==> flow/design.v (excerpt) <==
module calc(
    input clk,  
    input rst_n,  
    input [7:0] num,
    input [2:0] op,
    input start,
    output reg [15:0] result,
    output reg [15:0] display_val,  
    output [2:0] led_op,  
    output reg stop
);
For scale: about 5500 cells after synthesis, ~87 flip-flops, roughly 50 I/O pins, roughly 34000 um^2 of cells after synthesis.
make LEC_CHECK=0 ABC_AREA=1 CAP_MARGIN=15 CORE_MARGIN=2 CORE_UTILIZATION=70 CTS_CLUSTER_DIAMETER=214 CTS_CLUSTER_SIZE=60 HOLD_SLACK_MARGIN=-0.09 MAX_ROUTING_LAYER=met4 PLACE_DENSITY=0.6 SETUP_SLACK_MARGIN=-1.07 SLEW_MARGIN=20 finish   # period 34.8 ns
run.sh (not shown) runs the stock make flow with config.mk's settings and CLKGATE_MAP_FILE=.
The starting point stopped in clock tree synthesis, error DPL-0038.
Next try:
- ABC_AREA: 1 -> unset
- CAP_MARGIN: 15 -> 20
- CORE_UTILIZATION: 70 -> 59
- CTS_CLUSTER_DIAMETER: 214 -> unset
- CTS_CLUSTER_SIZE: 60 -> unset
- HOLD_SLACK_MARGIN: -0.09 -> unset
- MAX_ROUTING_LAYER: met4 -> unset
- PLACE_DENSITY: 0.6 -> unset
- SETUP_SLACK_MARGIN: -1.07 -> unset
- clock period: 34.8 -> 29.2 ns (I/O delays scaled with it)
After rerunning: With this change the flow failed in global routing, error GRT-0232. Die area rises by 14%. Synthesized cell count falls by 17%. Area after synthesis falls by 3.4%.

* * *

v42:
Starting RTL as in the previous note.
Settings: LEC_CHECK=0, ABC_AREA=1, CAP_MARGIN=5, CORE_MARGIN=2, CORE_UTILIZATION=70, CTS_CLUSTER_DIAMETER=194, CTS_CLUSTER_SIZE=85, HOLD_SLACK_MARGIN=-0.08, MAX_ROUTING_LAYER=met4, PLACE_DENSITY=0.6, SLEW_MARGIN=20, TNS_END_PERCENT=40; clock period 34.8 ns.
v42 did not finish: a tool error stopped it during clock tree synthesis (4_1_cts).
What v52 does differently from v42 at the input level:
--- a/flow/config.mk
+++ b/flow/config.mk
@@ -8,2 +8 @@
-export ABC_AREA = 1
-export CAP_MARGIN = 5
+export CAP_MARGIN = 20
@@ -11,4 +10 @@
-export CORE_UTILIZATION = 70
-export CTS_CLUSTER_DIAMETER = 194
-export CTS_CLUSTER_SIZE = 85
-export HOLD_SLACK_MARGIN = -0.08
+export CORE_UTILIZATION = 61
@@ -16,0 +13 @@
+export SETUP_SLACK_MARGIN = 5.0
@@ -18 +14,0 @@
-export TNS_END_PERCENT = 40
==> flow/constraint.sdc <==
create_clock -name core_clock -period 55.0 [get_ports {clk}]
set_input_delay 11.0000 -clock core_clock [delete_from_list [all_inputs] [get_ports {clk}]]
set_output_delay 11.0000 -clock core_clock [all_outputs]
set_load 0.01 [all_outputs]
## What came out
- v52: done, clean on timing, DRC and antenna
- v42 did not finish; the tool stopped in clock tree synthesis (4_1_cts) with error DPL-0038.
- Compared to v42, v52 was floorplanned on a bigger die.
- Note that the die height recorded for v52 amounts to 1.05 times the value seen in v42.
- v52 against v42: mux contribution to synthesized area climbed 3.5 points; synthesized instance count dropped about 17%.
The following lists how v43 was set up differently from v52:
--- a/flow/config.mk
+++ b/flow/config.mk
@@ -8,0 +9 @@
+export CELL_PAD_IN_SITES_GLOBAL_PLACEMENT = 3
@@ -10,4 +11,5 @@
-export CORE_UTILIZATION = 61
-export MAX_ROUTING_LAYER = met4
-export PLACE_DENSITY = 0.6
-export SETUP_SLACK_MARGIN = 5.0
+export CORE_UTILIZATION = 40
+export CTS_CLUSTER_DIAMETER = 84
+export GPL_ROUTABILITY_DRIVEN = 0
+export HOLD_SLACK_MARGIN = 0.03
+export PLACE_DENSITY = 0.38
### Flow results
- Maximum frequency: v43 vs v52 down 4.3%
- v43 vs v52, initial antenna violation count went up by 1.
- v43 vs. v52: area of all placed cells without fillers fell 1200 um^2; wire length per cell after detailed routing saw a decrease.
diff inputs: v43 => v38
--- a/flow/config.mk
+++ b/flow/config.mk
@@ -7,0 +8 @@
+export ABC_AREA = 1
@@ -8,0 +10 @@
+export CELL_PAD_IN_SITES_DETAIL_PLACEMENT = 2
Notes after the runs:
v38 went all the way through synthesis, placement and routing and the layout is clean on timing, DRC and antenna. Re aggregate negative setup slack: no difference whatsoever between v38 and v43. Compared with v43, in v38 critical path depth dropped about 2%, arrival time at the worst endpoint moved down, layout net count increased by 13% relative to the old numbers. Summary — minimum clock period after layout, v38 relative to v43: lower, by 0.95 ns. [compare] base=v43 new=v38: worst setup slack saw an increase. Looking at average via count per standard cell across v38 and v43, the one that comes out higher is v43. Number of buffers and inverters on the critical path was lower in v43 than in v38.
Modified inputs, v19 compared to v38
--- a/flow/config.mk
+++ b/flow/config.mk
@@ -10 +10 @@
-export CELL_PAD_IN_SITES_DETAIL_PLACEMENT = 2
+export CELL_PAD_IN_SITES_DETAIL_PLACEMENT = 1
@@ -13 +13 @@
-export CORE_UTILIZATION = 40
+export CORE_UTILIZATION = 23
@@ -17,0 +18 @@
+export SETUP_SLACK_MARGIN = 0.16
--- outcome ---
v19 against v38: sequential fraction of total cell area closely matched the old numbers; routed wire length increased by about 6% relative to the old numbers; final layout net count closely matched the old numbers; total number of vias decreased by about 6.5% relative to the old numbers; placement-stage worst setup slack increased by 1.94 ns relative to the old numbers.
v19 vs v38: non-clock buffer count up
v38 → v19: core utilization went down, area overhead of the layout relative to synthesis picked up an extra 3.2 points.
STATUS total core area: v19 loses against v38
When v19 is measured against v38, its required time of the critical path turns out 0.10 ns higher.
